`flow/run.sh`:
```
#!/bin/bash
# the make line also repeats each setting of config.mk as NAME=value (left out here)
make -C /OpenROAD-flow-scripts/flow DESIGN_CONFIG=/design/flow/config.mk WORK_HOME=/design/flow/orfs CLKGATE_MAP_FILE= finish
```
`flow/design.v`:
```
module data_source (
    input wire clk,
    input wire rst_n,
    output reg fifo_write_valid,
    output reg [8:0] fifo_write_data,
    input wire fifo_write_ready,
    output reg lcd_resetn
);
localparam MAX_CMDS = 69;
reg [8:0] init_cmd[MAX_CMDS:0];
localparam INIT_RESET   = 4'd0;
localparam INIT_PREPARE = 4'd1;
localparam INIT_WAKEUP  = 4'd2;
localparam INIT_SNOOZE  = 4'd3;
localparam INIT_WORKING = 4'd4;
localparam SEND_PIXEL_H = 4'd5;
localparam SEND_PIXEL_L = 4'd6;
localparam FRAME_DONE   = 4'd7;
localparam CNT_100MS = 32'd2700000;
localparam CNT_120MS = 32'd3240000;
localparam CNT_200MS = 32'd5400000;
reg [3:0] init_state;
reg [6:0] cmd_index;
reg [31:0] delay_cnt;
reg [15:0] pixel_cnt;
reg [15:0] pixel_data;
reg [3:0] frame_cmd_index;
localparam LCD_WIDTH = 240;
localparam LCD_HEIGHT = 135;
localparam PIXEL_COUNT = LCD_WIDTH * LCD_HEIGHT;
localparam COLOR_BLUE  = 16'h001F;
localparam COLOR_GREEN = 16'h07E0;
localparam COLOR_RED   = 16'hF800;
localparam CMD_CASET = 9'h02A;
localparam CMD_RASET = 9'h02B;
localparam CMD_RAMWR = 9'h02C;
initial begin
    init_cmd[0] = 9'h036;
    init_cmd[1] = 9'h170;
    init_cmd[2] = 9'h03A;
    init_cmd[3] = 9'h105;
    init_cmd[4] = 9'h0B2;
    init_cmd[5] = 9'h10C;
    init_cmd[6] = 9'h10C;
    init_cmd[7] = 9'h100;
    init_cmd[8] = 9'h133;
    init_cmd[9] = 9'h133;
    init_cmd[10] = 9'h0B7;
    init_cmd[11] = 9'h135;
    init_cmd[12] = 9'h0BB;
    init_cmd[13] = 9'h119;
    init_cmd[14] = 9'h0C0;
    init_cmd[15] = 9'h12C;
    init_cmd[16] = 9'h0C2;
    init_cmd[17] = 9'h101;
    init_cmd[18] = 9'h0C3;
    init_cmd[19] = 9'h112;
    init_cmd[20] = 9'h0C4;
    init_cmd[21] = 9'h120;
    init_cmd[22] = 9'h0C6;
    init_cmd[23] = 9'h10F;
    init_cmd[24] = 9'h0D0;
    init_cmd[25] = 9'h1A4;
    init_cmd[26] = 9'h1A1;
    init_cmd[27] = 9'h0E0;
    init_cmd[28] = 9'h1D0;
    init_cmd[29] = 9'h104;
    init_cmd[30] = 9'h10D;
    init_cmd[31] = 9'h111;
    init_cmd[32] = 9'h113;
    init_cmd[33] = 9'h12B;
    init_cmd[34] = 9'h13F;
    init_cmd[35] = 9'h154;
    init_cmd[36] = 9'h14C;
    init_cmd[37] = 9'h118;
    init_cmd[38] = 9'h10D;
    init_cmd[39] = 9'h10B;
    init_cmd[40] = 9'h11F;
    init_cmd[41] = 9'h123;
    init_cmd[42] = 9'h0E1;
    init_cmd[43] = 9'h1D0;
    init_cmd[44] = 9'h104;
    init_cmd[45] = 9'h10C;
    init_cmd[46] = 9'h111;
    init_cmd[47] = 9'h113;
    init_cmd[48] = 9'h12C;
    init_cmd[49] = 9'h13F;
    init_cmd[50] = 9'h144;
    init_cmd[51] = 9'h151;
    init_cmd[52] = 9'h12F;
    init_cmd[53] = 9'h11F;
    init_cmd[54] = 9'h11F;
    init_cmd[55] = 9'h120;
    init_cmd[56] = 9'h123;
    init_cmd[57] = 9'h021;
    init_cmd[58] = 9'h029;
    init_cmd[59] = 9'h02A;
    init_cmd[60] = 9'h100;
    init_cmd[61] = 9'h128;
    init_cmd[62] = 9'h101;
    init_cmd[63] = 9'h117;
    init_cmd[64] = 9'h02B;
    init_cmd[65] = 9'h100;
    init_cmd[66] = 9'h135;
    init_cmd[67] = 9'h100;
    init_cmd[68] = 9'h1BB;
    init_cmd[69] = 9'h02C;
end
always @(posedge clk or negedge rst_n) begin
    if (!rst_n) begin
        init_state <= INIT_RESET;
        cmd_index <= 0;
        delay_cnt <= 0;
        pixel_cnt <= 0;
        pixel_data <= 0;
        frame_cmd_index <= 0;
        lcd_resetn <= 0;
        fifo_write_valid <= 0;
        fifo_write_data <= 0;
    end else begin
        fifo_write_valid <= 0;
        case (init_state)
            INIT_RESET: begin
                lcd_resetn <= 0;
                if (delay_cnt == CNT_100MS) begin
                    delay_cnt <= 0;
                    init_state <= INIT_PREPARE;
                    lcd_resetn <= 1;
                end else begin
                    delay_cnt <= delay_cnt + 1;
                end
            end
            INIT_PREPARE: begin
                if (delay_cnt == CNT_200MS) begin
                    delay_cnt <= 0;
                    init_state <= INIT_WAKEUP;
                end else begin
                    delay_cnt <= delay_cnt + 1;
                end
            end
            INIT_WAKEUP: begin
                if (fifo_write_ready && !fifo_write_valid) begin
                    fifo_write_valid <= 1;
                    fifo_write_data <= 9'h011;
                    init_state <= INIT_SNOOZE;
                end
            end
            INIT_SNOOZE: begin
                if (delay_cnt == CNT_120MS) begin
                    delay_cnt <= 0;
                    cmd_index <= 0;
                    init_state <= INIT_WORKING;
                end else begin
                    delay_cnt <= delay_cnt + 1;
                end
            end
            INIT_WORKING: begin
                if (cmd_index <= MAX_CMDS) begin
                    if (fifo_write_ready && !fifo_write_valid) begin
                        fifo_write_valid <= 1;
                        fifo_write_data <= init_cmd[cmd_index];
                        cmd_index <= cmd_index + 1;
                    end
                end else begin
                    init_state <= SEND_PIXEL_H;
                    pixel_cnt <= 0;
                end
            end
            SEND_PIXEL_H: begin
                if (pixel_cnt < PIXEL_COUNT) begin
                    if (pixel_cnt < (PIXEL_COUNT / 3))
                        pixel_data <= COLOR_BLUE;
                    else if (pixel_cnt < (PIXEL_COUNT * 2 / 3))
                        pixel_data <= COLOR_GREEN;
                    else
                        pixel_data <= COLOR_RED;
                    if (fifo_write_ready && !fifo_write_valid) begin
                        fifo_write_valid <= 1;
                        fifo_write_data <= {1'b1, pixel_data[15:8]};
                        init_state <= SEND_PIXEL_L;
                    end
                end else begin
                    init_state <= FRAME_DONE;
                    frame_cmd_index <= 0;
                end
            end
            SEND_PIXEL_L: begin
                if (fifo_write_ready && !fifo_write_valid) begin
                    fifo_write_valid <= 1;
                    fifo_write_data <= {1'b1, pixel_data[7:0]};
                    pixel_cnt <= pixel_cnt + 1;
                    init_state <= SEND_PIXEL_H;
                end
            end
            FRAME_DONE: begin
                if (fifo_write_ready && !fifo_write_valid) begin
                    fifo_write_valid <= 1;
                    case (frame_cmd_index)
                        4'd0: fifo_write_data <= CMD_CASET;
                        4'd1: fifo_write_data <= 9'h100;
                        4'd2: fifo_write_data <= 9'h128;
                        4'd3: fifo_write_data <= 9'h101;
                        4'd4: fifo_write_data <= 9'h117;
                        4'd5: fifo_write_data <= CMD_RASET;
                        4'd6: fifo_write_data <= 9'h100;
                        4'd7: fifo_write_data <= 9'h135;
                        4'd8: fifo_write_data <= 9'h100;
                        4'd9: fifo_write_data <= 9'h1BB;
                        4'd10: fifo_write_data <= CMD_RAMWR;
                    endcase
                    if (frame_cmd_index == 4'd10) begin
                        frame_cmd_index <= 0;
                        pixel_cnt <= 0;
                        init_state <= SEND_PIXEL_H;
                    end else begin
                        frame_cmd_index <= frame_cmd_index + 1;
                    end
                end
            end
            default: init_state <= INIT_RESET;
        endcase
    end
end
endmodule
module fifo #(
    parameter DEPTH = 16,
    parameter WIDTH = 9
) (
    input wire clk,
    input wire rst_n,
    input wire read_ready,
    output wire read_valid,
    output reg [WIDTH-1:0] read_data,
    output wire write_ready,
    input wire write_valid,
    input wire [WIDTH-1:0] write_data
);
localparam PTR_BITS = $clog2(DEPTH);
reg [WIDTH-1:0] data [DEPTH-1:0];
reg [PTR_BITS:0] wr_ptr, rd_ptr;
wire [PTR_BITS:0] n = wr_ptr - rd_ptr;
integer i;
always @(posedge clk or negedge rst_n) begin
    if (!rst_n) begin
        for (i = 0; i < DEPTH; i = i + 1) begin
            data[i] <= 0;
        end
        wr_ptr <= 0;
        rd_ptr <= 0;
        read_data <= 0;
    end else begin
        if (write_valid && write_ready) begin
            data[wr_ptr[PTR_BITS-1:0]] <= write_data;
            wr_ptr <= wr_ptr + 1;
        end
        if (read_valid && read_ready) begin
            read_data <= data[rd_ptr[PTR_BITS-1:0]];
            rd_ptr <= rd_ptr + 1;
        end
    end
end
assign read_valid = (n != 0);
assign write_ready = (n != DEPTH);
endmodule
module serializer(
    input clk,
    input rst_n,
    input fifo_valid,         
    input [8:0] fifo_data,   
    output fifo_read_ready,   
    output reg CS,          
    output reg SCLK,       
    output reg D_C,          
    output reg SDA          
);
    localparam IDLE  = 2'd0;
    localparam LOAD  = 2'd1;
    localparam SHIFT = 2'd2;
    localparam DONE  = 2'd3;
    reg [1:0] state;
    reg [7:0] shift_reg;  
    reg [2:0] crt;   
    assign fifo_read_ready = (state == IDLE);
    always @(posedge clk or negedge rst_n) begin
        if (!rst_n) begin
            state     <= IDLE;
            shift_reg <= 8'd0;
            crt   <= 0;
            CS        <= 1;  
            SCLK      <= 0;
            D_C       <= 0;
            SDA       <= 0;
        end else begin
            case (state)
                IDLE: begin
                    CS   <= 1;
                    SCLK <= 0;
                    if (fifo_valid) begin
                        state <= LOAD;
                    end
                end
                LOAD: begin
                    D_C       <= fifo_data[8];  
                    shift_reg <= fifo_data[7:0];
                    crt <= 3'd7;  
                    CS        <= 0;  
                    state     <= SHIFT;
                end
                SHIFT: begin                 
                    if (SCLK == 0) begin
                        SCLK <= 1;
                        SDA  <= shift_reg[crt];
                    end else begin
                        SCLK <= 0;
                        if (crt == 0)
                            state <= DONE;
                        else
                            crt <= crt - 1;
                    end
                end
                DONE: begin
                    CS    <= 1; 
                    state <= IDLE;
                end
                default: state <= IDLE;
            endcase
        end
    end
endmodule
module lcd_driver_top (
    input  wire clk,
    input  wire rst_n,
    output wire lcd_resetn,
    output wire lcd_cs,
    output wire lcd_dc,
    output wire lcd_sclk,
    output wire lcd_sda
);
wire ds_fifo_write_valid;
wire [8:0] ds_fifo_write_data;
wire ds_fifo_write_ready;
wire fifo_serial_read_valid;
wire [8:0] fifo_serial_read_data;
wire fifo_serial_read_ready;
data_source data_source_inst (
    .clk(clk),
    .rst_n(rst_n),
    .fifo_write_valid(ds_fifo_write_valid),
    .fifo_write_data(ds_fifo_write_data),
    .fifo_write_ready(ds_fifo_write_ready),
    .lcd_resetn(lcd_resetn)
);
fifo #(
    .DEPTH(16),
    .WIDTH(9)
) fifo_inst (
    .clk(clk),
    .rst_n(rst_n),
    .read_ready(fifo_serial_read_ready),
    .read_valid(fifo_serial_read_valid),
    .read_data(fifo_serial_read_data),
    .write_ready(ds_fifo_write_ready),
    .write_valid(ds_fifo_write_valid),
    .write_data(ds_fifo_write_data)
);
serializer serializer_inst (
    .clk(clk),
    .rst_n(rst_n),
    .fifo_valid(fifo_serial_read_valid),
    .fifo_data(fifo_serial_read_data),
    .fifo_read_ready(fifo_serial_read_ready),
    .CS(lcd_cs),
    .SCLK(lcd_sclk),
    .D_C(lcd_dc),
    .SDA(lcd_sda)
);
endmodule
```
`flow/constraint.sdc`:
```
create_clock -name core_clock -period 2.1 [get_ports {clk}]
set_input_delay 0.4200 -clock core_clock [delete_from_list [all_inputs] [get_ports {clk}]]
set_output_delay 0.4200 -clock core_clock [all_outputs]
set_load 0.01 [all_outputs]
```
`flow/config.mk`:
```
export PLATFORM = sky130hd
export DESIGN_NAME = lcd_driver_top
export DESIGN_NICKNAME = lcd_driver_top
export VERILOG_FILES = /design/flow/design.v
export SDC_FILE = /design/flow/constraint.sdc
export NUM_CORES = 4
export LEC_CHECK = 0
export ABC_AREA = 1
export CAP_MARGIN = 20
export CELL_PAD_IN_SITES_DETAIL_PLACEMENT = 0
export CELL_PAD_IN_SITES_GLOBAL_PLACEMENT = 0
export CORE_MARGIN = 2
export CORE_UTILIZATION = 71
export CTS_CLUSTER_SIZE = 41
export GPL_ROUTABILITY_DRIVEN = 0
export HOLD_SLACK_MARGIN = 0.29
export MIN_ROUTING_LAYER = met1
export PLACE_DENSITY_LB_ADDON = 0.11
export SETUP_SLACK_MARGIN = -0.07
export SLEW_MARGIN = 35
```
==> summary.txt, run 1 <==
Physical implementation.

- The initial antenna violation count is 2.
- The top power group is sequential cells.
- The number of placed instances, taps included, is 2234.
- The fraction of the mapped netlist area in adder cells is about 2.3%.
- The static leakage is between 8 and 9 nW.
- The critical-path cell with the highest stage delay is sky130_fd_sc_hd__dfrtp_1.
- Ranked by total cell area, the synthesized netlist is headed by sky130_fd_sc_hd__dfrtp_1, sky130_fd_sc_hd__nand2_1, sky130_fd_sc_hd__nand3_1.
- The leading area contributor after synthesis is sky130_fd_sc_hd__dfrtp_1.
- Per the timing report, the most critical flop-to-flop path finishes at fifo_inst.read_data[3]$_DFFE_PN0P_.
- The clock passes through at most 3 buffers.
- The complex-gate fraction of the synthesized area is approximately 10%.
- The number of global-route vias before repair was 13700.
- The critical path maximum fanout is 7.
- The cell with the most instances after synthesis is sky130_fd_sc_hd__nand2_1.
- The final timing report gives a worst setup slack of -0.436 ns.
- The share of the core filled by cells before placement is 71.8%.
- By count the netlist is led by sky130_fd_sc_hd__nand2_1, sky130_fd_sc_hd__dfrtp_1, sky130_fd_sc_hd__nor2_1.
- According to the floorplan report, the placeable core area is between 20000 and 25000 um2.
- Dividing the detail-routed via count by the number of cells gives ~6.4.
- The finished layout holds 2318 standard cells, fillers aside.
- Setup repair after global routing could not meet its margin everywhere.
- The total die area is 21500 um2.
- The share of total power in sequential cells is 50.7%.
- The run finished, with violations left.
- The area share of the leading cell type in the synthesized netlist is 45.0%.
- The floorplan step set the die height to 147 um.
- In the Yosys report the total cell count is 1946.
- The net switching power figure is between 2 and 2.5 mW.
- The launch point of the critical path was reported as fifo_inst.rd_ptr[3]$_DFFE_PN0P_.
- According to the report, the first pass of detailed routing completed in 11 iterations.
- For flop-to-flop paths, the worst setup slack is -0.44 ns.
- Of all flip-flops after synthesis, the portion carrying an async set or reset was roughly 100%.
- The clock network is responsible for between 40% and 50% of the overall power.
- The sum of buffers and inverters on the critical path is 2.
- The routed wire length per instance is 20.7 um.
- The count of nets after finishing is about 2100.
- The cell family contributing the most delay on the critical path is simple AND/OR/NAND/NOR gates.
- In the final run the clock tree shows a worst skew of about 0.032 ns.
- The cell-mix breakdown from Yosys lists the simple-gate area share as 33.4%.
- At the worst endpoint, the arrival time is ~3.0 ns.
- The path depth of the worst reg2reg path is 12.
- Once detail routing completed, the nets flagged for antenna violations numbered 0.
- The signal on the critical path passes through buf_4, nand2_1, nor2_2, buf_4, nand2_1, nand2_1, nor2_1, nand3_1, nor2_1, nand2_1, nand2_1, nand2_1.
- The aggregate routed wire length is 47.9 mm.
- For reference, the top logic cell family by area is simple AND/OR/NAND/NOR gates.
- The critical path endpoint category is a flip-flop.
- The report lists the violated layout checks as negative setup slack.
- The count of buffers inserted at the top-level ports is 6.
- The sequential cell power is between 5 and 6 mW.
- The most common cell type on the critical path is sky130_fd_sc_hd__nand2_1.
- The min-delay analysis places its worst path in the category input port to asynchronous set/reset pin.
- The xor and xnor area share after synthesis is under 10%.
- The number of flops mapped to enable cells by yosys is 0.
- The post-synth net total is 1975.
- STA classifies the critical path startpoint as a flip-flop.
- For reference, the most critical setup path is categorized as flip-flop to flip-flop.
- Once synthesis finished, the tally of register bits stood at ~260.
- The data required time reported for the critical path is 2.55 ns.
- The area of the mapped netlist is around 14000 um2.
- Per report_power, the Combinational row totals roughly 0.12 mW.
- After the first detailed-routing iteration, the DRC count stood at 2108.
- The synthesized instance count is 1946.
- The worst hold margin is 0.368 ns.
- Of the post-synthesis cell area, the part taken by muxes is 0%.
- The transition time recorded at the tightest slew-check pin is a little over 1 ns.
- In this design, the stage delay of the slowest critical-path cell is approximately 0.40 ns.
- The floorplan row count is 52.
- The clock network consumes a total of 4.81 mW.
- The clock buffer count from CTS is 27.
- Per the CTS log, the root buffer master is sky130_fd_sc_hd__clkbuf_16.
- The part of the Yosys area used for sequential elements is a little under half.
- The number of vias in the routed layout is between 10000 and 15000.
- The endpoint of the most critical setup path is fifo_inst.read_data[3]$_DFFE_PN0P_.
- The final period demand of the worst path is 2.54 ns.
- The count of maximum capacitance violations is 0.
- The number of top-level pins is 7.
- Per the post-CTS timing run, clock transition at the registers of the reported paths is roughly 0.060 ns.
- The final routed DRC violation total is 0.
- The aggregate global-route resource usage is between 30% and 40%.
- TritonCTS built the clock tree.
- CTS built an H-tree with a depth of 1.
- Warnings raised by the tools during the run amount to 44.
- Endpoints with negative setup slack in the final report add up to 161.
- The max-slew violation count is 0.
- The internal power is 7.81 mW.
- Detailed placement finished with a half-perimeter wire length of 27.2 mm.
- Looking at the cell usage after synthesis, the top flip-flop cell is sky130_fd_sc_hd__dfrtp_1.
- The global-route wire length before repair is 68.0 mm.
- The chip area from the yosys synthesis statistics is 14400 um2.
- The global route stage reports its total congestion overflow as 0.
- The worst slew slack as a fraction of its limit is 31.6%.
- The Yosys step of the flow raised 4 warnings.
- The source of the worst register-to-register timing path is fifo_inst.rd_ptr[3]$_DFFE_PN0P_.
- VDD sags by at most 618 uV.
- As reported, the later end of the worst-skew pair has a clock insertion delay of 0.57 ns.
- The final hold violation count is 0.
- The die is 147 um wide.
- The share of the clock period used by the worst path after layout is 121%.
- The signed area change from the synthesized netlist to the final layout is 17.0%.
- The power density relative to cell area is 592 nW/um2.
- The script computed the net switching share of total power as 22.0%.
- The mean post-synth cell area is about 7.4 um2.
- The number of clock sinks came to 263.
- The highest clock frequency the design can meet is 0.394 GHz.
- The maximum number of pins on one net before global-route repair is 65.
- The number of cells on the critical path is 12.
- The number of different library cells used by synthesis comes to 46.
- The power report attributes to the combinational group a share of under 10%.
==> layer usage <==
layer	global-route usage [%]	part of all wire [%]
met5	0	0
met4	21.6	8.6
met3	7.22	12
met2	63.9	44
met1	49.7	35
==> final cells by class <==
| cell class | count | area, um2 |
|---|---|---|
| Antenna cell | 2 | 5.00 |
| Clock buffer | 35 | 776 |
| Clock inverter | 11 | 98.8 |
| Fill cell | 1173 | 3200 |
| Inverter | 157 | 592 |
| Multi-Input combinational cell | 1475 | 7380 |
| Sequential cell | 263 | 6590 |
| Tap cell | 270 | 338 |
| Timing Repair Buffer | 105 | 1130 |
==> what timing repair did <==
item                       4_1_cts  5_1_grt
hold endpoints to repair       260        0
setup endpoints to repair      115      188
pin swaps                        2       14
setup buffers                    5       10
hold buffers                     1        0
resized                         21       84
cloned                           5       16
==> per-stage QoR <==
stage	TNS [ns]	total power, mW	worst slack, ns	util, %	cell area, um2
floorplan	-0.0643	5.16	-0.0148	-	14400
global route	-35.23	10.2	-0.489	84.0	16900
detailed placement	-10.35	5.28	-0.153	75.8	15200
global placement	-1.66	5.28	-0.0605	75.8	15200
finish	-22.74	10.0	-0.436	84.1	16900
CTS	-2.15	9.98	-0.103	81.3	16300
==> inputs of run 2 (changes only) <==
- ABC_AREA: 1 -> not set
- CELL_PAD_IN_SITES_DETAIL_PLACEMENT: 0 -> 2
- CELL_PAD_IN_SITES_GLOBAL_PLACEMENT: 0 -> 2
- CORE_MARGIN: 2 -> 7
- CORE_UTILIZATION: 71 -> 40
- HOLD_SLACK_MARGIN: 0.29 -> not set
- MIN_ROUTING_LAYER: met1 -> met2
- PLACE_DENSITY_LB_ADDON: 0.11 -> not set
- SETUP_SLACK_MARGIN: -0.07 -> -0.34
- clock period: 2.1 -> 3.45 ns (I/O delays scaled with it)
==> run 2 against run 1 <==
  * The run now finishes clean
  * Final cell count down 23%
  * Sequential power down 39%
  * Power decreased by 32%
  * Sequential share of layout area up 2.6 points
  * Synthesized area down 3.3%
  * Clock skew fell by 0.0072 ns
  * Largest cell class unchanged
  * Highest routed layer is now met5
==> summary.txt, run 2 <==
Physical implementation.

- The flow ran to the end and the layout has no timing, DRC or antenna violations.
- The total overflow left after global routing is 0.
- Between clock sinks in the finished design, the worst skew comes to ~0.025 ns.
- The critical path endpoint category is a flip-flop.
- In this run the post-CTS setup repair buffer count came out at 0.
- The number of optimization iterations in the first detailed-route pass is 6.
- The number of buffers inserted by hold repair at cts is 0.
- For this block, the via count after detailed routing is approximately 15000.
- The critical path is of the flip-flop to flip-flop type.
- The delay of the slowest critical-path stage is ~0.54 ns.
- The cell area that synthesis handed to floorplanning was 14000 um2.
- The share of the clock period used by the worst path after layout is 91.7%.
- The later pin in the worst-skew pair is clocked with a latency of about 0.54 ns.
- The number of global-route vias before repair is 17700.
- Looking at the group totals, the largest power group turns out to be the clock network.
- Combinational cells account for under 10% of the total power.
- By area the synthesized netlist is led by sky130_fd_sc_hd__dfrtp_1, sky130_fd_sc_hd__mux2_2, sky130_fd_sc_hd__nand2_1.
- In this run, the number of DRC markers left after iteration 0 of detailed routing was 1836.
- The layout has 3538 filler cells.
- CTS added clock buffers totalling 34.
- The clock root buffer is sky130_fd_sc_hd__clkbuf_16.
- Static timing analysis puts the maximum clock frequency at 0.316 GHz.
- Looking at the max-slew report, the worst-margin pin has a slew of 0.906 ns.
- The initial antenna violation count is 0.
- The total of flip-flops plus latches after synthesis is 263.
- Per the run summary, max-cap violations total 0.
- Per the placement log, port buffering inserted 6 buffers.
- The final core utilization is 46.0%.
- In this run the remaining antenna-violating nets after routing total 0.
- The xor and xnor area share after synthesis is between 2 and 3%.
- The leading area contributor after synthesis is sky130_fd_sc_hd__dfrtp_1.
- The aggregate routed wire length is around 49 mm.
- The worst pin sits at a relative slew slack of 39.6%.
- The share of total power in sequential cells is 45.2%.
- The static leakage is around 7.3 nW.
- The most used flip-flop cell after synthesis is sky130_fd_sc_hd__dfrtp_1.
- Setup total negative slack on the finished layout was measured at 0 ns.
- The synthesis warning total is 4.
- The aggregate global-route resource usage is 35.5%.
- The timing report lists the critical path depth as 8 cells.
- The routed wire length per instance is 27.2 um.
- Per the synthesis report, the adder-cell share of the synthesized area is ~2.4%.
- Note that the worst hold path type here is input port to asynchronous set/reset pin.
- The critical-path cell with the highest stage delay is sky130_fd_sc_hd__or4_4.
- Clock-pin slew was measured on the worst setup and hold paths at ~0.060 ns.
- The simple-gate portion of the synthesized area is 14.7%.
- Per report_power, the Combinational row totals about 0.075 mW.
- The chip height is roughly 200 um.
- The area share of the leading cell type in the synthesized netlist is 46.6%.
- The CTS tree is yes.
- The net count of the finished layout is ~1300.
- The synth_stat.txt file lists the number of cells as 1301.
- For this design the ratio of total power to cell area is 431 nW/um2.
- The sum of buffers and inverters on the critical path is 1.
- The async set or reset register ratio after synthesis is 100%.
- Internal power comes to 5.26 mW.
- Per the CTS log, the buffer count on the longest clock path is 3.
- By area, the combinational part of the netlist is dominated by AND-OR/OR-AND gates.
- The timing report attributes the biggest portion of critical-path delay to AND-OR/OR-AND gates.
- The endpoint of the most critical setup path is data_source_inst.pixel_cnt[6]$_DFFE_PN0P_.
- The source of the worst register-to-register timing path is fifo_inst.rd_ptr[1]$_DFFE_PN0P_.
- The power consumed by the clock network is 3.67 mW.
- The complex-gate fraction of the synthesized area is 15.9%.
- The floorplan row count is 68.
- STA classifies the critical path startpoint as a flip-flop.
- The commonest cells after synthesis are sky130_fd_sc_hd__dfrtp_1, sky130_fd_sc_hd__mux2_2, sky130_fd_sc_hd__nand2_1.
- Timing analysis after detailed placement gives a worst setup slack of approximately 0.35 ns.
- The max-slew violation count is 0.
- Sequential cells consume a total of 3.08 mW.
- The arrival time of data at the worst endpoint is listed as 3.55 ns.
- The switching fraction of total power is 23.0%.
- For this run, the detailed router reports a per-instance via density of 8.31.
- The netlist uses 86 different library cells.
- Across all setup checks in the final design, the least slack found is between 0.2 and 0.3 ns.
- For reference, the critical path cell chain is inv_1, ha_1, and3b_1, or4_4, a211o_2, a21oi_4, or2_2, o311ai_0.
- Hold-check failures listed in the final report amount to 0.
- The net switching power figure is 1.57 mW.
- The path depth of the worst reg2reg path is 8.
- 7 I/O pins were placed.
- In this run the layout overhead on the synthesized area is reported as 13.4%.
- The tree built by TritonCTS fans out to ~260 sinks.
- The endpoint of the lowest-slack register-to-register path is data_source_inst.pixel_cnt[6]$_DFFE_PN0P_.
- The deepest level of the CTS H-tree is 2.
- Post-synthesis, Yosys gives the total cell area as 14000 um2.
- The number of instances in the synthesized netlist is 1301.
- The horizontal die size is 201 um.
- The first global-routing pass estimated around 75 mm of wire.
- The count of cells resized by post-cts repair is 0.
- The number of flops mapped to enable cells by yosys is 0.
- For flop-to-flop paths, the worst setup slack is 0.29 ns.
- The share of total power in the clock network is 53.7%.
- The required arrival time at the worst endpoint is approximately 3.8 ns.
- The worst ir drop on vdd is 357 uV.
- The post-synth net total is 1330.
- After floorplanning, the core was sized to cover 34500 um2.
- For reference, the mux area share after synthesis is 13.9%.
- The total placed instance area is 14700 um2.
- The maximum number of pins on one net before global-route repair is 69.
- The final routed DRC violation total is 0.
- The floorplan step defined a die boundary enclosing 40300 um2.
- The warning total across the stage logs is 44.
- For this run, the final setup violation count is recorded as 0.
- Setup repair after global routing left no endpoint under its margin.
- In the post-synthesis netlist, the cell with the most instances is sky130_fd_sc_hd__dfrtp_1.
- The launch point of the critical path was reported as fifo_inst.rd_ptr[1]$_DFFE_PN0P_.
- Before placement the cells fill 40.5% of the core.
- The final period demand of the worst path is ~3.2 ns.
- The detailed-placement wirelength estimate is 31.6 mm.
- The part of the Yosys area used for sequential elements is 47.2%.
- A synthesized cell averages 10.7 um2.
- Looking at the critical path, the highest net fanout was 21.
- The area of all placed cells without fillers is 15800 um2.
[run 2: layout make-up]
type	instances	area (um2)	share of cell area, %
diodes	1	2.50	0.0158
clock buffers	46	1030	6.50
clock inverters	13	98.8	0.624
inverters	31	116	0.735
multi-input cells	919	6930	43.7
flip-flops and latches	263	6590	41.6
well taps	455	569	3.59
repair buffers	59	505	3.19
[run 2: per-stage QoR]
stage	total power [mW]	hold slack, ns	instances
after floorplan	3.14	0.394	1301
after global routing	6.98	0.161	1786
final	6.83	0.144	1787
after global placement	3.22	0.465	1725
after detailed placement	3.22	0.462	1726
after CTS	6.86	0.135	1785
[run 2: metal layers]
| layer | vias to the layer above | GRT usage (%) | wire [um] |
|---|---|---|---|
| li1 | 4805 | - | - |
| met1 | 5149 | - | 0 |
| met2 | 4617 | 44.4 | 26100 |
| met3 | 283 | 46.7 | 20100 |
| met4 | 4 | 5.52 | 2390 |
| met5 | - | 6.40 | 83 |
==> inputs of run 3 (changes only) <==
- CELL_PAD_IN_SITES_DETAIL_PLACEMENT: 2 -> not set
- CELL_PAD_IN_SITES_GLOBAL_PLACEMENT: 2 -> not set
- CORE_MARGIN: 7 -> 2
- CORE_UTILIZATION: 40 -> 72
- CTS_CLUSTER_SIZE: 41 -> 31
- GPL_ROUTABILITY_DRIVEN: 0 -> not set
- MIN_ROUTING_LAYER: met2 -> not set
- PLACE_DENSITY_LB_ADDON: not set -> 0.0
- SETUP_SLACK_MARGIN: -0.34 -> not set
- SLEW_MARGIN: 35 -> 20
- clock period: 3.45 -> 2.59 ns (I/O delays scaled with it)
==> run 3 against run 2 <==
  * Now fails the layout checks on negative setup slack
  * Final area grew 6.8%
  * Critical path depth grew 2
  * Via count shrank 16%
  * Power grew 20%
  * Synthesized area is the same
  * Non-clock buffer count grew 55
  * Utilization grew 44 points
  * Global-route usage grew 9.2 points
  * Sequential power grew 33%
  * First-iteration DRC count grew 5.4%
  * Worst setup slack lost 0.56 ns
  * Critical path type unchanged
  * Critical endpoint is now data_source_inst.delay_cnt[7]$_DFFE_PN0P_
  * Largest cell class unchanged
==> summary.txt, run 3 <==
Physical implementation.

- The global-route wire length before repair is 70.1 mm.
- For this run, the detailed router's first-pass iteration total came to 8.
- After detailed routing, the number of vias per cell comes to 7.60.
- Per the CTS log, the maximum H-tree level is 1.
- The xor and xnor area share after synthesis is under 10%.
- The mean post-synth cell area is 10.7 um2.
- Total power normalized to cell area comes to 486 nW/um2.
- After detailed routing, the average wire length per cell comes to 29.5 um.
- The highest net fanout along the worst path is 15.
- The setup slack of the critical path after layout is -0.274 ns.
- The synthesis warning total is 4.
- The chip area from the yosys synthesis statistics is 14000 um2.
- The number of setup violations in the final report is 196.
- The remaining global-route overflow is 0.
- The count of nets after finishing is 1396.
- Counting flops with a built-in enable in the synthesized netlist gives 0.
- The final antenna-violating net count is 0.
- The worst setup path is launched from a flip-flop.
- Power attributed to combinational cells is about 0.095 mW.
- The synthesis report names the predominant flop master as sky130_fd_sc_hd__dfrtp_1.
- The summed negative setup slack over all endpoints is -29.08 ns.
- The initial utilization of the core area, before any placement, comes to 73.9%.
- The endpoint of the lowest-slack register-to-register path is data_source_inst.delay_cnt[7]$_DFFE_PN0P_.
- The worst-case register-to-register setup slack is -0.27 ns.
- The cell with the most instances after synthesis is sky130_fd_sc_hd__dfrtp_1.
- Entering global routing, the biggest net connects 67 pins.
- The complex-gate fraction of the synthesized area is 15.9%.
- The highest clock frequency the design can meet is around 0.35 GHz.
- The worst path in the final design needs a cycle of 2.86 ns, including I/O delays and setup.
- The count of buffers inserted at the top-level ports is 6.
- The leakage power in the latest report is 8.23 nW.
- The synthesis run shows the most used standard cells to be sky130_fd_sc_hd__dfrtp_1, sky130_fd_sc_hd__mux2_2, sky130_fd_sc_hd__nand2_1.
- The largest delay contributor family on the critical path is AND-OR/OR-AND gates.
- In the post-synthesis netlist, the biggest area contributors are sky130_fd_sc_hd__dfrtp_1, sky130_fd_sc_hd__mux2_2, sky130_fd_sc_hd__nand2_1.
- Counting distinct cell types in the post-synthesis netlist gives around 86.
- Summing all multi-input logic gate instances after layout gives 7820 um2.
- The aggregate routed wire length is slightly below 50 mm.
- The signed area change from the synthesized netlist to the final layout is 21.2%.
- The type of the most critical hold path is input port to asynchronous set/reset pin.
- The critical path endpoint category is a flip-flop.
- The clock root buffer is sky130_fd_sc_hd__clkbuf_16.
- The number of vias in the routed layout is 12500.
- Along the critical path, the tally of buffer and inverter instances is 3.
- The share of total power in sequential cells is approximately 50%.
- Setup repair after global routing could not meet its margin everywhere.
- The post-synth net total is 1330.
- The part of the Yosys area used for sequential elements is 47.2%.
- Following the worst setup path forward leads to its endpoint at data_source_inst.delay_cnt[7]$_DFFE_PN0P_.
- In the global route stage, overall resource usage came out at 44.7%.
- Per STA, the worst path is made up of inv_1, ha_1, nor3b_1, nand4_1, o41ai_1, buf_4, o311a_1, and2_1, buf_4, nor2_1.
- The longest clock path from root to sink contains 3 buffers.
- The tally of filler cells in the layout is roughly 800.
- The register area is 6590 um2.
- In the synthesized netlist, the dominant kind of combinational cell is AND-OR/OR-AND gates.
- The net switching power figure is 1.76 mW.
- Among the stages of the critical path, the cell type that occurs most often is sky130_fd_sc_hd__buf_4.
- The transition time recorded at the tightest slew-check pin is 1.06 ns.
- The power consumed by the clock network is between 4 and 5 mW.
- For reference, the final report shows the max-slew violation count at 0.
- The script parses the final routing iteration and logs DRC violations as 0.
- The initial antenna violation count is 0.
- The run finished, with violations left.
- Counting the buffers created by CTS gives 28.
- Per the synth log, the flip-flop and latch total comes to 263.
- The timing report shows that the slowest cell on the worst path is sky130_fd_sc_hd__o41ai_1.
- The tool flagged a number of max-cap violations equal to 0.
- The setup path with the least slack is of type flip-flop to flip-flop.
- In this run the standard cell core region covers 18900 um2.
- After the first detailed-routing iteration, the DRC count stood at approximately 1900.
- The fraction of the mapped netlist area in adder cells is roughly 2.4%.
- In this run the biggest area consumer among cell types represents 46.6% of the synthesized area.
- The number of instances in the synthesized netlist is 1301.
- The worst slew slack as a fraction of its limit is 29.1%.
- The dominant power group in this design is sequential cells.
- Summing internal, switching and leakage power gives 8.21 mW.
- From bottom edge to top edge, the die measures approximately 140 um.
- The number of diodes is 0.
- The number of cells on the critical path is 10.
- Of the available clock period, the critical path in the final layout requires 111%.
- The delay of the slowest critical-path stage is about 0.65 ns.
- In this run the tools logged warnings totalling between 40 and 50.
- The power report lists cell-internal power as 6.45 mW.
- For the final database, setup skew stands at 0.0203 ns.
- The clock network accounts for slightly below 50% of the total power.
- Per the skew report, the later register of the worst-skew pair sees a clock latency of 0.56 ns.
- According to the timing report, the data required time at the worst endpoint equals around 3 ns.
- The die covers 20500 um2.
- The number of global-route vias before repair is 12200.
- Net switching is 21.5% of the power.
- The leading area contributor after synthesis is sky130_fd_sc_hd__dfrtp_1.
- The clock tree has to reach roughly 260 sinks.
- The area of the mapped netlist is between 10000 and 15000 um2.
- The data arrival time reported for the critical path is approximately 3.3 ns.
- In the synthesized netlist the async set-or-reset flop fraction comes to 100%.
- The final hold violation count is 0.
- TritonCTS built the clock tree.
- The sequential cell power is between 4 and 5 mW.
- According to the I/O placement log, the pin count is 7.
- The source of the worst register-to-register timing path is data_source_inst.delay_cnt[0]$_DFFE_PN0P_.
- For reference, the mux area share after synthesis is 13.9%.
- Combinational cells account for 1.2% of the total power.
- After legalization and detailed placement, the total HPWL measured 24.6 mm.
- The floorplan row count is around 50.
- The checks that failed: negative setup slack.
- The worst ir drop on vdd is 524 uV.
- In this run the horizontal extent of the chip is 143 um.
- After clock tree synthesis, the clock-pin slew on the worst setup and hold paths is 0.06 ns.
- The final estimated routing congestion in global placement is 0.925.
- The synthesized netlist was found by Yosys to have 1301 cells.
- The simple-gate portion of the synthesized area is between 10 and 15%.
- Counting cells, the worst reg-to-reg path comes to 10.
- The timing startpoint of the critical path is data_source_inst.delay_cnt[0]$_DFFE_PN0P_.
[run 3: area by class of cell]
type	instances	share of cell area, %
repair buffers	114	6.84
flip-flops and latches	263	38.9
clock buffers	48	5.06
inverters	31	0.717
well taps	260	1.92
multi-input cells	929	46.2
clock inverters	3	0.303
[run 3: layer usage]
layer / share of wire, % / global-route usage, %
met2: 46 / 71.5
met3: 12 / 11.2
met1: 35 / 56.6
met5: 0 / 0
met4: 7.4 / 23.3
[run 3: stage by stage]
stage	cells	worst slack, ns	hold slack [ns]	utilization (%)	instance area, um2
after detailed placement	1574	-0.118	0.466	79.8	15100
after global routing	1648	-0.396	0.514	89.5	16900
after floorplan	1301	-0.319	0.222	-	14200
after global placement	1574	-0.0489	0.454	79.8	15100
after CTS	1642	-0.0936	0.479	88.4	16700
final	1648	-0.274	0.482	89.5	16900
[run 3: what timing repair did]
| item | 4_1_cts | 5_1_grt |
|---|---|---|
| hold endpoints to repair | 53 | 0 |
| gates cloned | 10 | 3 |
| buffers inserted | 6 | 4 |
| pin swaps | 8 | 20 |
| hold buffers | 1 | 0 |
| gates resized | 133 | 30 |
| endpoints found under the setup margin | 170 | 203 |
==> inputs of run 4 (changes only) <==
- CORE_UTILIZATION: 72 -> 56
- CTS_CLUSTER_SIZE: 31 -> not set
- PLACE_DENSITY_LB_ADDON: 0.0 -> not set
- clock period: 2.59 -> 4.69 ns (I/O delays scaled with it)
==> run 4 against run 3 <==
  * Now clean on timing, DRC and antenna
  * Clock skew down 0.013 ns
  * First-iteration DRC count shrank 46%
  * Die area is 28% higher
  * Highest routed layer unchanged
==> summary.txt, run 4 <==
Physical implementation.

- The run finished with no timing, DRC or antenna violations.
- Of the total power, the clock network draws 49.5%.
- The final estimated routing congestion in global placement is 0.923.
- The placed cell count is 1566.
- Compared with the post-synthesis result, the final layout area differs by 9.28%.
- The sum of buffers and inverters on the critical path is 0.
- The chip area from the yosys synthesis statistics is 14000 um2.
- The mean post-synth cell area is between 10 and 15 um2.
- In the final report, the number of pins over their slew limit comes to 0.
- The post-route total power is between 4 and 5 mW.
- The final timing report counts setup violations totalling 0.
- The routed wire length per instance is 22.4 um.
- The number of global-route vias before repair came to around 10000.
- The synthesis report gives the async set-or-reset register share as 100%.
- The fraction of the mapped netlist area in adder cells is 2.42%.
- The share of the Yosys chip area taken by registers is 47.2%.
- The delay of the slowest critical-path stage is 0.80 ns.
- Summed over all routing layers, the global router reports a total usage of 28.5%.
- The clock tree has to reach roughly 260 sinks.
- The number of diodes is 0.
- In this run the worst setup path terminates at fifo_inst.data[9][3]$_DFFE_PN0P_.
- The floorplan row count is 57.
- The final routed DRC violation total is 0.
- Summed over all instances, the cell type with the most area after synthesis is sky130_fd_sc_hd__dfrtp_1.
- The count of maximum capacitance violations is 0.
- The final layout report lists a filler cell count of 2010.
- Per STA, the worst path is made up of ha_1, xor3_1, or4_4, a211oi_2, nor2_2, nand4b_2, mux2_2.
- For reference, the clock transition at the flip-flops on the worst setup and hold paths is 0.06 ns.
- The first detailed-routing pass took 5 iterations.
- The CTS tree is yes.
- STA shows the worst reg2reg path with a cell count of 7.
- The most used flip-flop cell after synthesis is sky130_fd_sc_hd__dfrtp_1.
- The die covers 26200 um2.
- The count of nets after finishing is 1301.
- The net switching power figure is 0.956 mW.
- The number of cells on the critical path is 7.
- In this design, the largest share of critical-path delay is due to simple AND/OR/NAND/NOR gates.
- After routing, the total negative slack on setup checks comes to 0 ns.
- The mux contribution to synthesized area is 13.9%.
- The switching fraction of total power is approximately a fifth.
- The number of top-level pins is 7.
- The worst-case max-slew headroom was logged as 31.2%.
- The remaining global-route overflow is 0.
- The cell with the most instances after synthesis is sky130_fd_sc_hd__dfrtp_1.
- The xor and xnor area share after synthesis is ~2.6%.
- The maximum number of pins on one net before global-route repair is between 100 and 150.
- STA classifies the critical path endpoint as a flip-flop.
- The main area contributors are sky130_fd_sc_hd__dfrtp_1, sky130_fd_sc_hd__mux2_2, sky130_fd_sc_hd__nand2_1.
- The via density per instance is between 6 and 7.
- When the netlist entered floorplanning its net count stood at 1330.
- The source of the worst register-to-register timing path is fifo_inst.wr_ptr[3]$_DFFE_PN0P_.
- The mapped netlist covers approximately 14000 um2.
- After synthesis, the largest family of logic cells by area is AND-OR/OR-AND gates.
- Setup repair after global routing left no endpoint under its margin.
- In this run the power density over the cells is about 300 nW/um2.
- The number of flops mapped to enable cells by yosys is 0.
- Setup slack on the worst reg-to-reg path comes out at 1.10 ns.
- The horizontal die size is 162 um.
- The clock latency on the worst-skew pair is 0.53 ns.
- The final cell count without fillers is ~1600.
- The initial antenna violation count is 0.
- The internal power is 3.64 mW.
- The critical path maximum fanout is 14.
- The combinational share of power is 1.1%.
- Per the Yosys statistics, synthesis produced 1301 cells.
- Leaving out buffers and inverters, the combinational logic in the layout accounts for about 6900 um2.
- The number of instances in the synthesized netlist is ~1300.
- The top power group is sequential cells.
- The total core area is ~24000 um2.
- The share of the clock period used by the worst path after layout is 76.6%.
- The post-route clock skew is 0.00745 ns.
- The static leakage is 7.05 nW.
- The report puts the hold buffer count at CTS at 0.
- The timing startpoint of the critical path is fifo_inst.wr_ptr[3]$_DFFE_PN0P_.
- The synthesis report lists the Yosys warning total as 4.
- In this run the vertical extent of the chip is about 160 um.
- The transition time of the tightest slew-check pin is 1.02 ns.
- After Yosys synthesis, and, or, nand and nor cells account for around 15% of the synthesized area.
- The final layout contains routed wiring with a total length of 36.3 mm.
- The CTS report gives the tree buffer count as 28.
- The critical-path cell with the highest stage delay is sky130_fd_sc_hd__dfrtp_1.
- In this run the deepest clock path goes through 3 buffers.
- For this block, the via count after detailed routing is between 10000 and 15000.
- The combinational power is 0.0495 mW.
- For this block, the initial DRC count from the detailed router was 1053.
- The count of buffers inserted at the top-level ports is 6.
- The total of flip-flops plus latches after synthesis is about 260.
- The worst path in the final design needs a cycle of about 3.6 ns, including I/O delays and setup.
- The capture point of the worst register-to-register path is recorded as fifo_inst.data[9][3]$_DFFE_PN0P_.
- Per the repair_timing log after CTS, setup buffers inserted total 0.
- After clock tree synthesis, the repair step resized 0 gates.
- The sequential cell power is 2.27 mW.
- The complex-gate fraction of the synthesized area is 15.9%.
- The detailed-placement wirelength estimate is 24.1 mm.
- Clock network power for this build is 2.27 mW.
- The area share of the leading cell type in the synthesized netlist is 46.6%.
- The register area is 6590 um2.
- The required arrival time at the worst endpoint is 5.10 ns.
- The flow reports that sequential cells draw 49.4% of the design power.
- The share of the core filled by cells before placement is 57.2%.
- On the critical path the data arrives at around 4.0 ns.
- The netlist uses 86 different library cells.
- After synthesis, the most frequently instantiated cells are sky130_fd_sc_hd__dfrtp_1, sky130_fd_sc_hd__mux2_2, sky130_fd_sc_hd__nand2_1.
- The final hold violation count is 0.
- The global-route wire length before repair is 59.2 mm.
- The type of the most critical hold path is input port to asynchronous set/reset pin.
- Per the CTS log, the maximum H-tree level is 1.
- The final antenna-violating net count is 0.
- In this run the clock root is driven by a sky130_fd_sc_hd__clkbuf_16.
- The critical path in this run is classified as flip-flop to flip-flop.
- The kind of start point of the critical path is a flip-flop.
- The worst ir drop on vdd is ~250 uV.
- The number of warnings reported in the stage logs is 46.
- The highest clock frequency the design can meet is 0.278 GHz.
==> run 4: cell type report <==
class | count | area share (%)
clock inverters | 12 | 0.763
clock buffers | 40 | 5.55
multi-input cells | 919 | 45.3
flip-flops and latches | 263 | 43.2
repair buffers | 29 | 1.80
inverters | 31 | 0.763
well taps | 324 | 2.66
==> run 4: metrics by stage <==
stage / area, um2 / worst slack (ns) / hold WS, ns / util [%]
finish: 15300 / 1.10 / 0.446 / 62.5
detailed placement: 14300 / 1.09 / 0.462 / 58.6
global placement: 14300 / 1.19 / 0.454 / 58.6
global route: 15300 / 0.939 / 0.498 / 62.5
floorplan: 14000 / 1.41 / 0.439 / -
CTS: 15300 / 1.05 / 0.473 / 62.5
==> run 4: metal layers <==
metal  vias up  global-route usage [%]  share of wire, %
li1       4795                       -                 -
met1      5327                    43.5                47
met2       322                    43.8                45
met3        41                    3.91               5.7
met4         0                    5.83               1.7
met5         -                       0                 0
==> inputs of run 5 (changes only) <==
- CORE_UTILIZATION: 56 -> 65
- CTS_CLUSTER_SIZE: not set -> 100
- clock period: 4.69 -> 4.46 ns (I/O delays scaled with it)
==> run 5 against run 4 <==
  * Worst hold slack lost 0.024 ns
  * Register-to-register slack is essentially flat
  * Routed wire length shrank 2.0%
  * Critical path depth grew 2
  * Sequential power grew 5%
  * Utilization grew 9.5 points
  * Clock power grew 4%
  * Non-clock buffer count shrank 1
  * Critical path type unchanged
==> summary.txt, run 5 <==
Physical implementation.

- The flow ran to the end and the layout has no timing, DRC or antenna violations.
- The chip area from the yosys synthesis statistics is between 10000 and 15000 um2.
- The number of buffers inserted by hold repair at cts is 0.
- The largest delay contributor family on the critical path is simple AND/OR/NAND/NOR gates.
- The clock buffer count from CTS is 29.
- The power density relative to cell area is 317 nW/um2.
- The initial antenna violation count came to 0.
- The number of vias in the routed layout is 10500.
- The worst slew slack as a fraction of its limit is between 20% and 30%.
- The routed wire length per instance is 22.7 um.
- The max-slew violation count is 0.
- The clock root buffer is sky130_fd_sc_hd__clkbuf_16.
- The floorplan step defined a die boundary enclosing 22700 um2.
- The count of different cell masters after synthesis is approximately 86.
- Per Yosys stat, the portion of area used by sequential elements is 47.2%.
- Looking at the clock tree report, the H-tree level count equals 1.
- The power report attributes to the sequential group a share of 49.8%.
- The source of the worst register-to-register timing path is data_source_inst.cmd_index[1]$_DFFE_PN0P_.
- Summing the areas of all fa, ha and maj instances in the mapped netlist gives 2.42% of the synthesized area.
- Of the post-synthesis cell area, the dominant cell type holds 46.6%.
- Counting the fill cells in the layout gives 1531.
- The timing report shows that the slowest cell on the worst path is sky130_fd_sc_hd__dfrtp_1.
- In the synthesized netlist, the dominant kind of combinational cell is AND-OR/OR-AND gates.
- No sink is reached through more buffers than the 3 on the longest clock path.
- The first global-routing pass estimated 57.1 mm of wire.
- In the floorplan report the effective utilization is 66.4%.
- The worst register-to-register path ends at data_source_inst.pixel_cnt[15]$_DFFE_PN0P_.
- The minimum setup slack after placement is 1.18 ns.
- The remaining global-route overflow is 0.
- Adding up every negative setup slack in the final design gives 0 ns.
- The internal power is 3.80 mW.
- The number of diodes is 0.
- The timing report gives the clock slew at the launch and capture registers of the worst setup and hold paths as 0.06 ns.
- The required arrival time at the worst endpoint is 4.92 ns.
- Endpoints failing hold in the final report were tallied at 0.
- The count of nets after finishing is 1301.
- The post-synth count of flops with an enable pin is 0.
- The aggregate global-route resource usage is 32.3%.
- The synthesis warning total is 4.
- In this run, the clock network consumes between 40% and 50% of the power.
- The combinational power reported by the tool is 0.0513 mW.
- Of all nets on the critical path, the largest fanout is 24.
- The aggregate routed wire length is ~36 mm.
- The combinational share of power is around 1.1%.
- After clock tree synthesis, the repair step resized 0 gates.
- Routed signal wires occupy layers up through met4.
- The violation count after the first detailed-routing iteration is 1027.
- The xor and xnor area share after synthesis is around 2.6%.
- The critical path start-end classification is flip-flop to flip-flop.
- The clock network power reported by the tool is around 2.4 mW.
- The final core utilization is 72.0%.
- The final antenna-violating net count is 0.
- Setup repair after global routing left no endpoint under its margin.
- The top power group is sequential cells.
- STA classifies the critical path endpoint as a flip-flop.
- The synthesized netlist handed to floorplanning was reported with a cell count of around 1300.
- The clock latency on the worst-skew pair is 0.54 ns.
- The chip height is 151 um.
- The sequential cell power is 2.39 mW.
- The die is 151 um wide.
- The number of nets handed over by synthesis was 1330.
- The post-route total power is 4.79 mW.
- The delay of the slowest critical-path stage is 0.73 ns.
- After clock tree synthesis, the setup repair step added 0 buffers.
- For reference, the placement row count at floorplan is 53.
- For this run, the detailed router reports a per-instance via density of 6.73.
- The mean post-synth cell area is around 11 um2.
- After detailed routing, the number of remaining DRC violations is 0.
- The tool flagged a number of max-cap violations equal to 0.
- The count of buffers inserted at the top-level ports is 6.
- The critical path contains buffers and inverters numbering 2 combined.
- The number of cells on the critical path is 9.
- The maximum number of pins on one net before global-route repair is 120.
- OpenROAD emitted warnings numbering 46.
- For reference, simple AND, OR, NAND and NOR cells occupy ~15% of the area reported after synthesis.
- For this run, the detailed router's first-pass iteration total came to 7.
- During I/O placement, the number of pins put on the boundary was 7.
- After synthesis, the cell types taking the most area are sky130_fd_sc_hd__dfrtp_1, sky130_fd_sc_hd__mux2_2, sky130_fd_sc_hd__nand2_1.
- Listed in order, past its start point the critical path passes inv_1, ha_1, nand2b_1, o2111ai_1, nand4_1, buf_4, or4_1, or3_1, a21oi_1.
- Summed over all nets, wire length on met3 after detailed routing comes to 2.46 mm.
- The detailed-placement wirelength estimate is 23.3 mm.
- Per the synthesis report, the dominant area consumer among library cells is sky130_fd_sc_hd__dfrtp_1.
- The setup slack of the critical path after layout is 1.08 ns.
- The complex-gate fraction of the synthesized area is 15.9%.
- Per the power-grid run, VDD falls by no more than 290 uV.
- In the synthesized netlist, the cells that appear most often are sky130_fd_sc_hd__dfrtp_1, sky130_fd_sc_hd__mux2_2, sky130_fd_sc_hd__nand2_1.
- The highest clock frequency the design can meet is 0.296 GHz.
- The final timing summary puts the cycle share of the worst path at about three quarters.
- The most used flip-flop cell after synthesis is sky130_fd_sc_hd__dfrtp_1.
- Per the Yosys statistics, synthesis produced 1301 cells.
- STA reports the tightest min-delay check as being of type input port to asynchronous set/reset pin.
- After the flow finishes, the layout carries non-filler instances totaling 1565.
- The number of global-route vias before repair was slightly above 10000.
- The synthesized netlist occupies a cell area of ~14000 um2.
- The placed cell count is 1516.
- The routed design uses 16.4 mm of met2 wire.
- Clock skew on the completed layout was measured at approximately 0.016 ns.
- The arrival time at the worst endpoint is 3.84 ns.
- The synthesis report gives the async set-or-reset register share as 100%.
- The switching fraction of total power is between 20% and 30%.
- The final period demand of the worst path is 3.38 ns.
- Yosys reports the multiplexer fraction of the synthesized area as 13.9%.
- For reference, the critical path is captured by data_source_inst.pixel_cnt[15]$_DFFE_PN0P_.
- The static leakage is approximately 7.0 nW.
- In the final report, the number of endpoints failing setup comes to 0.
- TritonCTS built the clock tree.
- The cell with the most instances after synthesis is sky130_fd_sc_hd__dfrtp_1.
- The transition time of the tightest slew-check pin is 1.07 ns.
- The total core area is 21000 um2.
- The net switching power figure is 0.997 mW.
- The total of flip-flops plus latches after synthesis is roughly 260.
- The path depth of the worst reg2reg path is 9.
- Clock tree synthesis found a total of 263 sinks.
- The final estimated routing congestion in global placement is 0.908.
- The kind of start point of the critical path is a flip-flop.
- The worst-case register-to-register setup slack is 1.08 ns.
- In the final routing, the length of wire on met1 measures 15.7 mm.
- The timing startpoint of the critical path is data_source_inst.cmd_index[1]$_DFFE_PN0P_.
- Compared with the post-synthesis result, the final layout area differs by 8.47%.
==> run 5: layer usage <==
layer  vias up  global-route usage (%)
li1       4789                       -
met1      5291                    48.0
met2       400                    50.5
met3        51                    4.06
met4         0                    8.11
met5         -                       0
==> run 5: through the flow <==
step	cell area, um2	hold slack, ns
2_1_floorplan	14000	0.439
5_1_grt	15100	0.494
3_5_place_dp	14200	0.470
3_3_place_gp	14200	0.461
4_1_cts	15100	0.479
6_report	15100	0.421
==> run 5: layout make-up <==
| cell class | instances | area [um2] | area share (%) |
|---|---|---|---|
| clock buffers | 35 | 778 | 5.14 |
| well taps | 275 | 344 | 2.27 |
| flip-flops and latches | 263 | 6590 | 43.5 |
| clock inverters | 14 | 154 | 1.02 |
| multi-input cells | 919 | 6910 | 45.6 |
| inverters | 31 | 116 | 0.768 |
| repair buffers | 28 | 255 | 1.69 |
==> inputs of run 6 (changes only) <==
- CTS_CLUSTER_SIZE: 100 -> not set
- clock period: 4.46 -> 4.05 ns (I/O delays scaled with it)
==> run 6 against run 5 <==
  * Die area unchanged
  * Count of clock-buffer cells in the layout up 7
  * Highest routed layer unchanged
  * Synthesized cell count unchanged
  * Still clean
  * Critical path type unchanged
  * Synthesized area is the same
==> summary.txt, run 6 <==
Physical implementation.

- The first global-routing pass estimated between 50 and 60 mm of wire.
- The logs give a warning total of approximately 44.
- The worst slew slack as a fraction of its limit is between 20% and 30%.
- STA shows the worst reg2reg path with a cell count of 9.
- The number of optimization iterations in the first detailed-route pass is 5.
- The number of nets in the synthesized netlist is 1330.
- The placement summary gives the final routability congestion estimate as just under 0.9.
- The longest incremental delay of any stage on the critical path is reported as 0.72 ns.
- Per the OpenROAD floorplan log, the height of the die is around 150 um.
- The remaining global-route overflow is 0.
- The clock transition at the registers of the reported paths is 0.07 ns.
- The synthesis run shows the most used standard cells to be sky130_fd_sc_hd__dfrtp_1, sky130_fd_sc_hd__mux2_2, sky130_fd_sc_hd__nand2_1.
- Dividing total power by cell area gives a power density of about 360 nW/um2.
- Summing every instance area after synthesis gives ~14000 um2.
- Per the timing report, the most critical flop-to-flop path originates at data_source_inst.cmd_index[1]$_DFFE_PN0P_.
- The horizontal die dimension reported for this design is between 150 and 200 um.
- The timing report notes that buffer and inverter cells on the critical path total 2.
- The flow reports that combinational logic draws under 10% of the design power.
- Setup repair after global routing left no endpoint under its margin.
- The via density per instance is around 6.8.
- Across all register-to-register paths, the minimum setup slack is 0.73 ns.
- The signal on the critical path passes through inv_1, ha_1, nand2b_1, o2111ai_1, nand4_1, buf_4, or4_1, or3_1, a21oi_1.
- The final routed DRC violation total is 0.
- The number of global-route vias before repair is 10200.
- The most used flip-flop cell after synthesis is sky130_fd_sc_hd__dfrtp_1.
- The count of buffers inserted at the top-level ports is 6.
- The count of different cell masters after synthesis is 86.
- The run finished with no timing, DRC or antenna violations.
- The kind of start point of the critical path is a flip-flop.
- The number of flops mapped to enable cells by yosys is 0.
- The synthesized netlist has a Yosys-reported chip area of roughly 14000 um2.
- The finished layout holds 1568 standard cells, fillers aside.
- Once detail routing completed, the nets flagged for antenna violations numbered 0.
- The aggregate routed wire length is 35.4 mm.
- Looking at the reg2reg group, the worst path ends at data_source_inst.pixel_cnt[15]$_DFFE_PN0P_.
- The footprint of the multi-input gates is 6920 um2.
- The clock buffer count from CTS is 29.
- The placed cell count is 1517.
- The final hold violation count is 0.
- The switching fraction of total power is roughly a fifth.
- The internal power is 4.34 mW.
- Among all stages on the critical path, the largest delay is contributed by sky130_fd_sc_hd__dfrtp_1.
- The tally of filler cells in the layout is about 1500.
- The worst setup path is captured at a flip-flop.
- Per report_power, the Clock row totals ~2.8 mW.
- The number of gates resized after CTS was 0.
- The HPWL after detailed placement is roughly 23 mm.
- Data arrives at the worst endpoint at between 3 and 4 ns.
- The top power group is the clock network.
- Yosys stat counts 1301 cells in the synthesized netlist.
- The initial antenna violation count was 0.
- For the finished layout, the period the worst path requires is 3.32 ns.
- Per the CTS log, the root buffer master is sky130_fd_sc_hd__clkbuf_16.
- Ranked by total cell area, the synthesized netlist is headed by sky130_fd_sc_hd__dfrtp_1, sky130_fd_sc_hd__mux2_2, sky130_fd_sc_hd__nand2_1.
- The final report gives the core utilization as a little over 70%.
- The top cell type by area accounts for 46.6% of the synthesized area.
- The combinational power is around 0.058 mW.
- The share of the core filled by cells before placement is about 66%.
- Per the skew report, the later register of the worst-skew pair sees a clock latency of 0.55 ns.
- At the worst endpoint, the required time is 4.52 ns.
- Per the OpenROAD power report, leakage power amounts to 7.07 nW.
- The sequential cell power is around 2.6 mW.
- The summed negative setup slack over all endpoints is 0 ns.
- The largest family of logic cells by area is AND-OR/OR-AND gates.
- For this design, the CTS-stage hold fixing added 0 buffers.
- Of the total synthesized cell area, the portion taken by AND, OR, NAND and NOR gates is 14.7%.
- The fraction of the mapped netlist area in adder cells is under 10%.
- The synthesis warning total is 4.
- The number of clock sinks seen by CTS is roughly 260.
- The largest delay contributor family on the critical path is simple AND/OR/NAND/NOR gates.
- The mean post-synth cell area is between 10 and 15 um2.
- Overall power consumption after layout is estimated at 5.45 mW.
- The cell-mix breakdown from Yosys lists the compound-gate area share as between 15 and 20%.
- For reference, the mux area share after synthesis is 13.9%.
- The net switching power figure is 1.11 mW.
- The share of total power in sequential cells is 48.3%.
- The violation count after the first detailed-routing iteration is 1050.
- The highest clock frequency the design can meet is slightly above 0.3 GHz.
- sky130_fd_sc_hd__dfrtp_1 takes more of the synthesized area than any other cell.
- The share of total power in the clock network is 50.7%.
- Synthesis inferred roughly 260 register bits.
- The most critical setup path has its startpoint at data_source_inst.cmd_index[1]$_DFFE_PN0P_.
- The worst ir drop on vdd is between 200 and 300 uV.
- The highest net fanout along the worst path is 24.
- The number of cells on the critical path is 9.
- TritonRoute output was used to compute an average wire per cell of 22.6 um.
- In this run the number of H-tree levels came out at 1.
- The share of the clock period used by the worst path after layout is just over 80%.
- Total global-route track usage over all layers is 31.9%.
- The max-slew violation count is 0.
- The maximum number of pins on one net before global-route repair is between 80 and 90.
- The number of setup violations in the final report is 0.
- The cell-mix breakdown from Yosys lists the XOR/XNOR area share as around 2.6%.
- According to the timing report, the critical path is captured at data_source_inst.pixel_cnt[15]$_DFFE_PN0P_.
- The critical path start-end classification is flip-flop to flip-flop.
- The number of buffers inserted by post-CTS setup repair is 0.
- Sequential cells were found to cover 47.2% of the synthesized design area.
- The count of nets after finishing is 1302.
- The pin closest to its max-slew limit shows a slew of between 1 and 1.5 ns.
- The report lists the number of standard-cell rows as 53.
- The number of instances in the synthesized netlist is 1301.
- The type of the most critical hold path is input port to asynchronous set/reset pin.
- The total core area is 21000 um2.
- The post-route clock skew is 0.0210 ns.
- The area taken by sequential standard cells is reported as 6590 um2.
- The cell with the most instances after synthesis is sky130_fd_sc_hd__dfrtp_1.
- The floorplan step defined a die boundary enclosing 22700 um2.
- TritonCTS built the clock tree.
- The signed area change from the synthesized netlist to the final layout is 9.11%.
- 7 I/O pins were placed.
- The tool flagged a number of max-cap violations equal to 0.
- The detailed router placed between 10000 and 15000 vias in this run.
- The clock passes through at most 3 buffers.
- The async set or reset register ratio after synthesis is 100%.
==> run 6: stage by stage <==
step / hold WS [ns] / area [um2] / setup WS, ns
finish: 0.258 / 15200 / 0.734
global route: 0.315 / 15200 / 0.617
CTS: 0.289 / 15200 / 0.860
detailed placement: 0.464 / 14200 / 0.872
global placement: 0.458 / 14200 / 0.906
floorplan: 0.439 / 14000 / 0.775
==> run 6: final cells by class <==
type                       count  share of cell area [%]
sequential                   263                    43.2
clock buffer                  42                    5.61
tap                          275                    2.26
multi-input combinational    919                    45.4
clock inverter                 8                   0.969
inverter                      31                   0.764
antenna                        1                  0.0164
timing repair buffer          29                    1.72
==> run 6: per-layer routing <==
layer	track usage (%)	routed length [um]	up-vias
li1	-	-	4801
met1	46.5	15700	5438
met2	49.4	16500	402
met3	5.33	2470	54
met4	9.06	782	0
met5	0	0	-
No activity file was given, so power comes from the tool's default toggle rates.
